==> build 22: inputs <==
==> flow/design.v (excerpt) <==
module axis_matvec_mul #(
    parameter R=8, C=8, W_X=4, W_K=3,
    localparam W_Y = W_X + W_K + $clog2(C)
)(
    input  logic clk, rstn,
    output logic s_axis_kx_tready,
    input  logic s_axis_kx_tvalid,
    input  logic [R*C*W_K + C*W_X -1:0] s_axis_kx_tdata,
    input  logic m_axis_y_tready,
    output logic m_axis_y_tvalid,
    output logic [R*W_Y-1:0] m_axis_y_tdata
);
clock: 5.28 ns
lec_check: 0
cap_margin: 20
core_margin: 2
core_utilization: 61
setup_slack_margin: 0.97
slew_margin: 20
run.sh (not shown) runs the stock make flow with config.mk's settings and CLKGATE_MAP_FILE=.
==> trial 83: changes against build 22 <==
--- a/flow/config.mk
+++ b/flow/config.mk
@@ -5,8 +5,9 @@
 export SDC_FILE = /design/flow/constraint.sdc
 export NUM_CORES = 4
 export LEC_CHECK = 0
+export ABC_AREA = 1
 export CAP_MARGIN = 20
 export CORE_MARGIN = 2
-export CORE_UTILIZATION = 61
-export SETUP_SLACK_MARGIN = 0.97
+export CORE_UTILIZATION = 72
+export SETUP_SLACK_MARGIN = 0.3
 export SLEW_MARGIN = 20
==> flow/constraint.sdc (replaced) <==
create_clock -name core_clock -period 1.99 [get_ports {clk}]
set_input_delay 0.3980 -clock core_clock [delete_from_list [all_inputs] [get_ports {clk}]]
set_output_delay 0.3980 -clock core_clock [all_outputs]
set_load 0.01 [all_outputs]
==> qor summary <==
quantity	build 22	trial 83
Required time reported for the critical path endpoint	5.80 ns	2.54 ns
Status	timing/DRC/antenna clean	failed layout checks
Layout check failures	-	negative setup slack
Wire length of the first global-routing pass	282000 µm	382000 µm
Count leader, synth	sky130_fd_sc_hd__edfxtp_1	sky130_fd_sc_hd__nand2_1
Cell area after synthesis	82800 µm²	85500 µm²
Placement Rows	135	126
Number of instances in the synthesized netlist	6836	9189
Post-CTS setup-driven buffer insertion count	0	27
Floorplan die width	372 µm	349 µm
Number of non-clock inverters	656	1577
Worst-case reg-to-reg path depth	7	10

==> inputs of trial 9 <==
axis_matvec_mul again, from the RTL that the note above started with.
clock: 5.37 ns
lec_check: 0
cap_margin: 0
cell_pad_in_sites_global_placement: 3
core_margin: 4
core_utilization: 28
cts_cluster_diameter: 373
min_routing_layer: met1
place_density_lb_addon: 0.12
setup_slack_margin: -0.09
slew_margin: 30
tns_end_percent: 100
==> build 17 (differences from trial 9) <==
- CAP_MARGIN: 0 -> 5
- CELL_PAD_IN_SITES_GLOBAL_PLACEMENT: 3 -> default
- CORE_MARGIN: 4 -> 2
- CORE_UTILIZATION: 28 -> 72
- CTS_CLUSTER_DIAMETER: 373 -> default
- CTS_CLUSTER_SIZE: default -> 41
- MIN_ROUTING_LAYER: met1 -> default
- PLACE_DENSITY: default -> 0.64
- PLACE_DENSITY_LB_ADDON: 0.12 -> default
- SETUP_SLACK_MARGIN: -0.09 -> 0.72
- SLEW_MARGIN: 30 -> 20
- TNS_END_PERCENT: 100 -> default
==> flow/constraint.sdc (replaced) <==
create_clock -name core_clock -period 2.81 [get_ports {clk}]
set_input_delay 0.5620 -clock core_clock [delete_from_list [all_inputs] [get_ports {clk}]]
set_output_delay 0.5620 -clock core_clock [all_outputs]
set_load 0.01 [all_outputs]
==> results <==
In build 17 the worst hold slack is better than in trial 9, by 0.11 ns.
Maximum frequency: trial 9 is smaller than build 17 (about 18%).
Between trial 9 and build 17, the lower critical path depth is in trial 9 (gap 2).
Against trial 9, the first-iteration DRC count of build 17 is larger by 120%.
Routed wire length: build 17 is lower than trial 9 (1.4%).
In synthesized cell count, build 17 and trial 9 do not differ.
Of trial 9 and build 17, build 17 has the higher cell area (gap 2.0%, measured against build 17).

==> inputs of run H <==
==> flow/design.v <==
module matvec_mul #(
    parameter R=8, C=8, W_X=8, W_K=8,
    localparam DEPTH = $clog2(C),
               W_M = W_X + W_K,
               W_Y = W_M + DEPTH
  )(  
    input  logic clk, cen,
    input  logic signed [R-1:0][C-1:0][W_K-1:0] k,
    input  logic signed        [C-1:0][W_X-1:0] x, 
    output logic signed        [R-1:0][W_Y-1:0] y
  );
  localparam C_PAD = 2**$clog2(C);
  logic signed [W_Y-1:0] tree [R][DEPTH+1][C_PAD];  
  logic signed [C_PAD-1:0][W_X-1:0] x_pad;
  logic signed [R-1:0][C_PAD-1:0][W_K-1:0] k_pad;      
  always_comb begin
    x_pad = '0;
    k_pad = '0;
    for (int i = 0; i < C; i++) begin
      x_pad[i] = x[i];
    end
    for (int i = 0; i < R; i++) begin
      for (int j = 0; j < C; j++) begin
        k_pad[i][j] = k[i][j];
      end
    end
  end
  genvar r, c, d, a;
  for (r=0; r<R; r=r+1) begin
    for (c=0; c<C_PAD; c=c+1)
      always_ff @(posedge clk)   
        if (cen) tree[r][0][c] <= $signed(k_pad[r][c]) * $signed(x_pad[c]);
    for (d=0; d<DEPTH; d=d+1)
      for (a=0; a<C_PAD/2**(d+1); a=a+1)
        always_ff @(posedge clk)   
          if (cen) tree[r][d+1][a] <= tree[r][d][2*a] + tree[r][d][2*a+1];
    assign y[r] = tree[r][DEPTH][0];
  end
endmodule
module axis_matvec_mul #(
    parameter R=8, C=8, W_X=4, W_K=3,
    localparam W_Y = W_X + W_K + $clog2(C)
)(
    input  logic clk, rstn,
    output logic s_axis_kx_tready,
    input  logic s_axis_kx_tvalid,
    input  logic [R*C*W_K + C*W_X -1:0] s_axis_kx_tdata,
    input  logic m_axis_y_tready,
    output logic m_axis_y_tvalid,
    output logic [R*W_Y-1:0] m_axis_y_tdata
);
    typedef enum logic [2:0] {
        IDLE,
        LOAD_DATA,
        COMPUTING,
        RESULT_READY
    } state_t;
    state_t state, next_state;
    logic [R-1:0][C-1:0][W_K-1:0] k_reg;
    logic [C-1:0][W_X-1:0] x_reg;
    logic [R*W_Y-1:0] y_reg;
    logic computing;
    logic [$clog2(C+2)-1:0] compute_counter;
    always_ff @(posedge clk or negedge rstn) begin
        if (!rstn) begin
            state <= IDLE;
        end else begin
            state <= next_state;
        end
    end
    matvec_mul #(
        .R(R), .C(C), .W_X(W_X), .W_K(W_K)
    ) MATVEC (
        .clk(clk),
        .cen(computing),
        .k(k_reg),
        .x(x_reg),
        .y(y_reg)
    );
    always_comb begin
        next_state = state;
        case (state)
            IDLE: 
                if (s_axis_kx_tvalid && s_axis_kx_tready)
                    next_state = LOAD_DATA;
            LOAD_DATA:
                next_state = COMPUTING;
            COMPUTING: 
                if (compute_counter == C+1)
                    next_state = RESULT_READY;
            RESULT_READY:
                if (m_axis_y_tready)
                    next_state = IDLE;
        endcase
    end
    always_ff @(posedge clk or negedge rstn) begin
        if (!rstn) begin
            k_reg <= '0;
            x_reg <= '0;
            computing <= 1'b0;
            compute_counter <= '0;
            m_axis_y_tvalid <= 1'b0;
            m_axis_y_tdata <= '0;
        end else begin
            case (state)
                IDLE: begin
                    compute_counter <= '0;
                    computing <= 1'b0;
                    if (s_axis_kx_tvalid && s_axis_kx_tready) begin
                        for (int r = 0; r < R; r++) begin
                            for (int c = 0; c < C; c++) begin
                                k_reg[r][c] <= s_axis_kx_tdata[(r*C + c)*W_K +: W_K];
                            end
                        end
                        for (int c = 0; c < C; c++) begin
                            x_reg[c] <= s_axis_kx_tdata[R*C*W_K + c*W_X +: W_X];
                        end
                    end
                end
                LOAD_DATA: begin
                    computing <= 1'b1;
                end
                COMPUTING: begin
                    compute_counter <= compute_counter + 1;
                    if (compute_counter == C+1) begin
                        m_axis_y_tdata <= y_reg;
                        m_axis_y_tvalid <= 1'b1;
                        computing <= 1'b0;
                    end
                end
                RESULT_READY: begin
                    if (m_axis_y_tready) begin
                        m_axis_y_tvalid <= 1'b0;
                    end
                end
            endcase
        end
    end
    assign s_axis_kx_tready = (state == IDLE);
endmodule
==> flow/run.sh <==
#!/bin/bash
# the make line also repeats each setting of config.mk as NAME=value (left out here)
make -C /OpenROAD-flow-scripts/flow DESIGN_CONFIG=/design/flow/config.mk WORK_HOME=/design/flow/orfs CLKGATE_MAP_FILE= finish
==> flow/config.mk <==
export PLATFORM = sky130hd
export DESIGN_NAME = axis_matvec_mul
export DESIGN_NICKNAME = axis_matvec_mul
export VERILOG_FILES = /design/flow/design.v
export SDC_FILE = /design/flow/constraint.sdc
export NUM_CORES = 4
export LEC_CHECK = 0
export CAP_MARGIN = 25
export CORE_MARGIN = 10
export CORE_UTILIZATION = 49
export CTS_CLUSTER_DIAMETER = 105
export MIN_ROUTING_LAYER = met2
export PLACE_DENSITY_LB_ADDON = 0.06
export SLEW_MARGIN = 30
==> flow/constraint.sdc <==
create_clock -name core_clock -period 5.24 [get_ports {clk}]
set_input_delay 1.0480 -clock core_clock [delete_from_list [all_inputs] [get_ports {clk}]]
set_output_delay 1.0480 -clock core_clock [all_outputs]
set_load 0.01 [all_outputs]
==> inputs of run P, as changes to run H <==
==> flow/config.mk (replaced) <==
export PLATFORM = sky130hd
export DESIGN_NAME = axis_matvec_mul
export DESIGN_NICKNAME = axis_matvec_mul
export VERILOG_FILES = /design/flow/design.v
export SDC_FILE = /design/flow/constraint.sdc
export NUM_CORES = 4
export LEC_CHECK = 0
export ABC_AREA = 0
export CAP_MARGIN = 30
export CELL_PAD_IN_SITES_GLOBAL_PLACEMENT = 0
export CORE_MARGIN = 2
export CORE_UTILIZATION = 57
export CTS_CLUSTER_SIZE = 100
export MIN_ROUTING_LAYER = met1
export PLACE_DENSITY_LB_ADDON = 0.11
export SETUP_SLACK_MARGIN = 0.03
export SLEW_MARGIN = 20
==> flow/constraint.sdc (replaced) <==
create_clock -name core_clock -period 2.75 [get_ports {clk}]
set_input_delay 0.5500 -clock core_clock [delete_from_list [all_inputs] [get_ports {clk}]]
set_output_delay 0.5500 -clock core_clock [all_outputs]
set_load 0.01 [all_outputs]
==> inputs of run G, as changes to run H <==
==> flow/config.mk (replaced) <==
export PLATFORM = sky130hd
export DESIGN_NAME = axis_matvec_mul
export DESIGN_NICKNAME = axis_matvec_mul
export VERILOG_FILES = /design/flow/design.v
export SDC_FILE = /design/flow/constraint.sdc
export NUM_CORES = 4
export LEC_CHECK = 0
export CAP_MARGIN = 20
export CORE_ASPECT_RATIO = 1.4
export CORE_MARGIN = 2
export CORE_UTILIZATION = 40
export CTS_CLUSTER_DIAMETER = 196
export SETUP_SLACK_MARGIN = 0.53
export SLEW_MARGIN = 20
export TNS_END_PERCENT = 25
==> flow/constraint.sdc (replaced) <==
create_clock -name core_clock -period 8.0 [get_ports {clk}]
set_input_delay 1.6000 -clock core_clock [delete_from_list [all_inputs] [get_ports {clk}]]
set_output_delay 1.6000 -clock core_clock [all_outputs]
set_load 0.01 [all_outputs]
==> comparison table <==
item	run P	run G	run H
First-iteration detailed-routing DRC count	3506	2255	9426
Fraction of area in registers	39.4%	40.5%	40.6%
Detailed-route wire length	192000 µm	189000 µm	195000 µm
Status	finished clean	finished clean	finished clean
Top Layer Used	met4	met4	met5
Area of the core	144000 µm²	206000 µm²	168000 µm²
Pre-CTS setup slack	-144 ps	4100 ps	1810 ps
Count of plain and timing-repair buffers	538	358	375
Area growth syn-to-layout	16.9%	13.7%	13.5%
Hold Slack	327 ps	458 ps	202 ps
Number of iterations in the first detailed-routing pass	5	5	7
Hold Crit Depth	3	1	-
